==> inputs of v8 <==
==> flow/design.v (excerpt) <==
module DMAC #(
    parameter AXI_ID_WD   = 2,
    parameter AXI_DATA_WD = 32,
    parameter AXI_ADDR_WD = 32,
    parameter AXI_STRB_WD = 4
)(
    input                      AXI_ACLK,
    input                      AXI_ARESETN,    
    input                      cmd_valid,
    input  [AXI_ADDR_WD-1 : 0] cmd_addr,
    input  [AXI_ID_WD-1   : 0] cmd_id,
    input  [1 : 0]             cmd_burst,
    input  [2 : 0]             cmd_size,
    input  [AXI_ADDR_WD-1 : 0] cmd_len,
    output                     cmd_ready,
    output                     cmd_abort,
    output [AXI_ADDR_WD-1 : 0] AXI_AWADDR,
    output [AXI_ID_WD-1   : 0] AXI_AWID,
    output [1 : 0]             AXI_AWBURST,
    output [2 : 0]             AXI_AWSIZE,
    output [7 : 0]             AXI_AWLEN,
    output                     AXI_AWVALID,
    input                      AXI_AWREADY,
    output [AXI_DATA_WD-1 : 0] AXI_WDATA,
    output [AXI_STRB_WD-1 : 0] AXI_WSTRB,
    output                     AXI_WLAST,
    output                     AXI_WVALID,
    input                      AXI_WREADY,
    input  [AXI_ID_WD-1   : 0] AXI_BID,
    input  [1 : 0]             AXI_BRESP,
    input                      AXI_BVALID,
    output                     AXI_BREADY,
    output [AXI_ADDR_WD-1 : 0] AXI_ARADDR,
    output [AXI_ID_WD-1   : 0] AXI_ARID,
    output [1 : 0]             AXI_ARBURST,
    output [2 : 0]             AXI_ARSIZE,
    output [7 : 0]             AXI_ARLEN,
    output                     AXI_ARVALID,
    input                      AXI_ARREADY,
    input  [AXI_DATA_WD-1 : 0] AXI_RDATA,
    input                      AXI_RLAST,
    input  [AXI_ID_WD-1   : 0] AXI_RID,
    input  [1 : 0]             AXI_RRESP,
    input                      AXI_RVALID,
    output                     AXI_RREADY
);
Settings: LEC_CHECK=0, ABC_AREA=1, CAP_MARGIN=0, CELL_PAD_IN_SITES_GLOBAL_PLACEMENT=1, CORE_MARGIN=2, CORE_UTILIZATION=72, CTS_CLUSTER_DIAMETER=381, CTS_CLUSTER_SIZE=77, HOLD_SLACK_MARGIN=0.3, MAX_ROUTING_LAYER=met5, MIN_ROUTING_LAYER=met1, PLACE_DENSITY_LB_ADDON=0.0, SETUP_SLACK_MARGIN=0.48, SLEW_MARGIN=20, TNS_END_PERCENT=80; clock period 1.64 ns.
run.sh (not shown) runs the stock make flow with config.mk's settings and CLKGATE_MAP_FILE=.
==> v23: changes against v8 <==
Settings changed: ABC_AREA 1 to default, CAP_MARGIN 0 to 20, CELL_PAD_IN_SITES_GLOBAL_PLACEMENT 1 to default, CORE_UTILIZATION 72 to 70, CTS_CLUSTER_DIAMETER 381 to default, CTS_CLUSTER_SIZE 77 to 35, MAX_ROUTING_LAYER met5 to default, MIN_ROUTING_LAYER met1 to default, PLACE_DENSITY_LB_ADDON 0.0 to default, SETUP_SLACK_MARGIN 0.48 to -0.3, TNS_END_PERCENT 80 to 5.
==> flow/constraint.sdc (replaced) <==
create_clock -name core_clock -period 2.94 [get_ports {AXI_ACLK}]
set_input_delay 0.5880 -clock core_clock [delete_from_list [all_inputs] [get_ports {AXI_ACLK}]]
set_output_delay 0.5880 -clock core_clock [all_outputs]
set_load 0.01 [all_outputs]
==> results_tabular.tex <==
% Implementation results table
\begin{tabular}{lr}
\hline
Metric & Value \\
\hline
\multicolumn{2}{l}{\textbf{Timing}} \\
Worst Slack Setup Final & -0.594 ns \\
Final-report setup violation count & 79 \\
\multicolumn{2}{l}{\textbf{Synth}} \\
Mux contribution to synthesized area & 0.0505 \\
Chip area from the yosys synthesis statistics & 18200 um2 \\
Synth Area in Compound Gates & 0.121 \\
Adders+Majority by Area & 0.0507 \\
Post-synthesis simple-gate area fraction & 0.196 \\
Sequential-to-total area share from yosys stat & 0.473 \\
Netlist area before placement & 18200 um2 \\
\multicolumn{2}{l}{\textbf{Status}} \\
Outcome & finished with violations \\
Reasons for failing layout checks & setup timing \\
\multicolumn{2}{l}{\textbf{Floorplanning}} \\
Die Area & 27200 um2 \\
\hline
\end{tabular}
(the above is from v23)
==> results_tabular.tex <==
% Yosys + OpenROAD metrics
\begin{tabular}{lr}
\hline
Metric & Value \\
\hline
\multicolumn{2}{l}{\textbf{Synth}} \\
Chip area from the yosys synthesis statistics & 20200 um2 \\
Synth Area in Compound Gates & 0.132 \\
Sequential-to-total area share from yosys stat & 0.424 \\
Share of synthesized registers carrying an async set or reset & 0 \\
Leading cell types by count after synthesis & 637 x sky130\_fd\_sc\_hd\_\_nand2\_1, 346 x sky130\_fd\_sc\_hd\_\_nor2\_1, 344 x sky130\_fd\_sc\_hd\_\_inv\_1 \\
Adders+Majority by Area & 0.0455 \\
Post-synthesis simple-gate area fraction & 0.285 \\
Number of flops mapped to enable cells by yosys & 176 \\
Netlist area before placement & 20200 um2 \\
Library cells used by synthesis & 57 \\
Mux contribution to synthesized area & 0.000989 \\
\multicolumn{2}{l}{\textbf{Floorplanning}} \\
Y dimension of the die & 172 um \\
Die Area & 29500 um2 \\
\multicolumn{2}{l}{\textbf{Status}} \\
Run Error & [ERROR FLW-0024] Place density exceeds 1.0 (current PLACE\_DENSITY\_LB\_ADDON =  0.0). Please check if the value of  PLACE\_DENSITY\_LB\_ADDON is between 0 and 0.99. \\
Last stage reached & global placement without I/O \\
Outcome & stopped before the end \\
\hline
\end{tabular}
(the above is from v8)


==> harbor: inputs <==
DMAC again, from the RTL that the note above started with.
==> flow/config.mk <==
export PLATFORM = sky130hd
export DESIGN_NAME = DMAC
export DESIGN_NICKNAME = DMAC
export VERILOG_FILES = /design/flow/design.v
export SDC_FILE = /design/flow/constraint.sdc
export NUM_CORES = 4
export LEC_CHECK = 0
export CAP_MARGIN = 20
export CELL_PAD_IN_SITES_GLOBAL_PLACEMENT = 2
export CORE_MARGIN = 9
export CORE_UTILIZATION = 65
export GPL_ROUTABILITY_DRIVEN = 0
export MAX_ROUTING_LAYER = met5
export MIN_ROUTING_LAYER = met1
export PLACE_DENSITY_LB_ADDON = 0.09
export SETUP_SLACK_MARGIN = 0.76
export SLEW_MARGIN = 35
==> flow/constraint.sdc <==
create_clock -name core_clock -period 3.1 [get_ports {AXI_ACLK}]
set_input_delay 0.6200 -clock core_clock [delete_from_list [all_inputs] [get_ports {AXI_ACLK}]]
set_output_delay 0.6200 -clock core_clock [all_outputs]
set_load 0.01 [all_outputs]
==> sierra (differences from harbor) <==
Settings changed: ABC_AREA set to 1, CELL_PAD_IN_SITES_DETAIL_PLACEMENT set to 1, CORE_MARGIN 9 to 2, CORE_UTILIZATION 65 to 40, GPL_TIMING_DRIVEN set to 0, MAX_ROUTING_LAYER met5 to not set, MIN_ROUTING_LAYER met1 to met2, PLACE_DENSITY_LB_ADDON 0.09 to not set, SETUP_SLACK_MARGIN 0.76 to not set, SLEW_MARGIN 35 to 20.
==> flow/constraint.sdc (replaced) <==
create_clock -name core_clock -period 6.4 [get_ports {AXI_ACLK}]
set_input_delay 1.2800 -clock core_clock [delete_from_list [all_inputs] [get_ports {AXI_ACLK}]]
set_output_delay 1.2800 -clock core_clock [all_outputs]
set_load 0.01 [all_outputs]
==> comparison <==
- harbor stopped in global placement without I/O (FLW-0024). sierra finished clean.
- Between harbor and sierra, the lower synthesized area is in harbor (gap about 10%, measured against sierra).
- Against harbor, the synthesized cell count of sierra is higher by 46%.
- Against sierra, the die size of harbor is smaller by 35%.
==> figures <==
item	harbor	sierra
Status	aborted with a tool error	no timing/DRC/antenna violations
Stage where the flow stopped	global placement without I/O	-
Number of instances in the synthesized netlist	1865	2731
Mux share of post-synthesis cell area	5.05%	0.0989%
Site row count	60	82
Synthesis area per yosys	18200 µm²	20200 µm²
Overall die width	185 µm	229 µm
Avg Synthesized Cell Area	9.74 µm²	7.41 µm²
Portion of the post-synthesis area used by sequential elements	47.3%	42.4%
XOR/XNOR share of the synthesized area	8.05%	3.03%
Core outline area	27200 µm²	50100 µm²
Share of synthesized cell area in full adder, half adder and majority cells	5.07%	4.55%
Count of different cell masters after synthesis	71	57
Complex-gate fraction of the synthesized area	12.1%	13.2%
Synth top area share	29.1%	26.1%


==> v3: inputs <==
DMAC again, from the RTL that the note above started with.
make LEC_CHECK=0 ABC_AREA=0 CAP_MARGIN=5 CELL_PAD_IN_SITES_DETAIL_PLACEMENT=1 CELL_PAD_IN_SITES_GLOBAL_PLACEMENT=1 CORE_MARGIN=10 CORE_UTILIZATION=26 CTS_CLUSTER_DIAMETER=116 CTS_CLUSTER_SIZE=58 GPL_ROUTABILITY_DRIVEN=0 GPL_TIMING_DRIVEN=0 HOLD_SLACK_MARGIN=0.23 MAX_ROUTING_LAYER=met4 MIN_ROUTING_LAYER=met1 PLACE_DENSITY=0.41 SLEW_MARGIN=20 TNS_END_PERCENT=100 finish   # period 3.66 ns
==> v28: changes against v3 <==
Settings changed: ABC_AREA 0 to 1, CAP_MARGIN 5 to 20, CELL_PAD_IN_SITES_DETAIL_PLACEMENT 1 to 2, CELL_PAD_IN_SITES_GLOBAL_PLACEMENT 1 to 2, CORE_MARGIN 10 to 3, CORE_UTILIZATION 26 to 32, CTS_CLUSTER_DIAMETER 116 to not set, CTS_CLUSTER_SIZE 58 to not set, GPL_ROUTABILITY_DRIVEN 0 to not set, HOLD_SLACK_MARGIN 0.23 to not set, PLACE_DENSITY 0.41 to not set, SLEW_MARGIN 20 to 5, TNS_END_PERCENT 100 to not set.
==> flow/constraint.sdc (replaced) <==
create_clock -name core_clock -period 6.79 [get_ports {AXI_ACLK}]
set_input_delay 1.3580 -clock core_clock [delete_from_list [all_inputs] [get_ports {AXI_ACLK}]]
set_output_delay 1.3580 -clock core_clock [all_outputs]
set_load 0.01 [all_outputs]
==> v11: changes against v3 <==
Settings changed: ABC_AREA 0 to not set, CAP_MARGIN 5 to 20, CELL_PAD_IN_SITES_DETAIL_PLACEMENT 1 to not set, CELL_PAD_IN_SITES_GLOBAL_PLACEMENT 1 to not set, CORE_MARGIN 10 to 2, CORE_UTILIZATION 26 to 59, CTS_CLUSTER_DIAMETER 116 to not set, CTS_CLUSTER_SIZE 58 to not set, GPL_ROUTABILITY_DRIVEN 0 to not set, GPL_TIMING_DRIVEN 0 to not set, HOLD_SLACK_MARGIN 0.23 to not set, MAX_ROUTING_LAYER met4 to not set, MIN_ROUTING_LAYER met1 to not set, PLACE_DENSITY 0.41 to not set, TNS_END_PERCENT 100 to not set.
==> flow/constraint.sdc (replaced) <==
create_clock -name core_clock -period 4.51 [get_ports {AXI_ACLK}]
set_input_delay 0.9020 -clock core_clock [delete_from_list [all_inputs] [get_ports {AXI_ACLK}]]
set_output_delay 0.9020 -clock core_clock [all_outputs]
set_load 0.01 [all_outputs]
==> results <==
| item | v11 | v28 | v3 |
|---|---|---|---|
| Status | complete, no violations | complete, no violations | complete, no violations |
| Global-route track usage on met1 | 0.386 | 0.334 | 0.224 |
| Fraction of area in clock buffers and inverters | 0.0559 | 0.0614 | 0.0283 |
| Sink of the worst hold path | axi_master_read.axi_arid[1] | axi_master_write.axi_awburst[0] | axi_master_write.axi_awsize[0] |
| Non-clock buffering overhead | 0.107 | 0.101 | 0.119 |
| Pin count of the biggest net entering global routing | 96 | 31 | 30 |
| Buffers outside the clock class | 238 | 297 | 311 |
| Dominant cell area share | 0.291 | 0.261 | 0.291 |
| Cell Int Power | 6.72 mW | 4.82 mW | 7.30 mW |
| Via-to-Cell Ratio | 5.86 | 5.22 | 4.80 |
| Average detailed-routed wire length per instance | 19.3 um | 22.5 um | 22.7 um |
| Clock buffers created by TritonCTS | 38 | 44 | 19 |
| Post-layout utilization of the core | 0.721 | 0.403 | 0.330 |
| Number of global-route vias before repair | 14300 | 22400 | 15600 |
| Rel. slew slack | 0.377 | 0.293 | 0.287 |
| Number of DRC violations after detailed-routing iteration 0 | 1111 | 951 | 577 |
| Initial Util | 0.597 | 0.326 | 0.263 |
| Gate Count Post-Synth | 1865 | 2731 | 1865 |
| Largest incremental delay on the critical path | 650 ps | 530 ps | 590 ps |
| Arithmetic-cell share of the synthesized area counting full adders, half adders and majority gates | 0.0507 | 0.0455 | 0.0507 |


==> inputs of zinc <==
DMAC again, from the RTL that the note above started with.
clock: 6.4 ns
lec_check: 0
abc_area: 1
cap_margin: 20
cell_pad_in_sites_global_placement: 2
core_margin: 2
core_utilization: 40
min_routing_layer: met2
slew_margin: 20
==> inputs of nickel, as changes to zinc <==
==> flow/config.mk (replaced) <==
export PLATFORM = sky130hd
export DESIGN_NAME = DMAC
export DESIGN_NICKNAME = DMAC
export VERILOG_FILES = /design/flow/design.v
export SDC_FILE = /design/flow/constraint.sdc
export NUM_CORES = 4
export LEC_CHECK = 0
export CAP_MARGIN = 20
export CELL_PAD_IN_SITES_DETAIL_PLACEMENT = 1
export CORE_MARGIN = 2
export CORE_UTILIZATION = 32
export SLEW_MARGIN = 20
==> flow/constraint.sdc (replaced) <==
create_clock -name core_clock -period 6.5 [get_ports {AXI_ACLK}]
set_input_delay 1.3000 -clock core_clock [delete_from_list [all_inputs] [get_ports {AXI_ACLK}]]
set_output_delay 1.3000 -clock core_clock [all_outputs]
set_load 0.01 [all_outputs]
==> inputs of indigo, as changes to zinc <==
--- a/flow/config.mk
+++ b/flow/config.mk
@@ -8,7 +8,8 @@
 export ABC_AREA = 1
 export CAP_MARGIN = 20
-export CELL_PAD_IN_SITES_GLOBAL_PLACEMENT = 2
 export CORE_MARGIN = 2
-export CORE_UTILIZATION = 40
-export MIN_ROUTING_LAYER = met2
+export CORE_UTILIZATION = 72
+export CTS_CLUSTER_DIAMETER = 330
+export CTS_CLUSTER_SIZE = 93
+export PLACE_DENSITY = 0.38
 export SLEW_MARGIN = 20
==> flow/constraint.sdc (replaced) <==
create_clock -name core_clock -period 2.63 [get_ports {AXI_ACLK}]
set_input_delay 0.5260 -clock core_clock [delete_from_list [all_inputs] [get_ports {AXI_ACLK}]]
set_output_delay 0.5260 -clock core_clock [all_outputs]
set_load 0.01 [all_outputs]
==> summary of the runs <==
- zinc finished clean. nickel finished with timing, DRC and antenna clean. indigo failed in 5_1_grt.
- Against nickel, the register-to-register slack of zinc is better by 1.1 ns.
- In nickel the via count is smaller than in zinc, by about 44%.
- Against zinc, the non-clock buffer count of nickel is lower by 2.
- Clock power: nickel is lower than zinc (about 5%).


==> build 8: inputs <==
DMAC again, from the RTL that the note above started with.
make LEC_CHECK=0 ABC_AREA=1 CAP_MARGIN=0 CELL_PAD_IN_SITES_GLOBAL_PLACEMENT=1 CORE_MARGIN=2 CORE_UTILIZATION=72 CTS_CLUSTER_DIAMETER=360 CTS_CLUSTER_SIZE=77 HOLD_SLACK_MARGIN=0.29 MAX_ROUTING_LAYER=met5 MIN_ROUTING_LAYER=met1 PLACE_DENSITY_LB_ADDON=0.0 SETUP_SLACK_MARGIN=-0.08 SLEW_MARGIN=20 TNS_END_PERCENT=80 finish   # period 1.64 ns
==> inputs of build 90, as changes to build 8 <==
- CAP_MARGIN: 0 -> 20
- CELL_PAD_IN_SITES_DETAIL_PLACEMENT: unset -> 0
- CORE_UTILIZATION: 72 -> 32
- CTS_CLUSTER_DIAMETER: 360 -> unset
- CTS_CLUSTER_SIZE: 77 -> unset
- HOLD_SLACK_MARGIN: 0.29 -> 0.06
- MAX_ROUTING_LAYER: met5 -> unset
- MIN_ROUTING_LAYER: met1 -> met2
- PLACE_DENSITY_LB_ADDON: 0.0 -> unset
- SETUP_SLACK_MARGIN: -0.08 -> unset
- SLEW_MARGIN: 20 -> 5
- TNS_END_PERCENT: 80 -> unset
==> flow/constraint.sdc (replaced) <==
create_clock -name core_clock -period 6.5 [get_ports {AXI_ACLK}]
set_input_delay 1.3000 -clock core_clock [delete_from_list [all_inputs] [get_ports {AXI_ACLK}]]
set_output_delay 1.3000 -clock core_clock [all_outputs]
set_load 0.01 [all_outputs]
==> comparison <==
Die size: build 90 is higher than build 8 (120%). Build 90 produced a clean layout. Build 8 aborted during 3_1_place_gp_skip_io on FLW-0024. In synthesized cell count, build 8 and build 90 do not differ. In synthesized area, build 8 and build 90 do not differ.
Power is estimated from default activity; no workload was simulated.
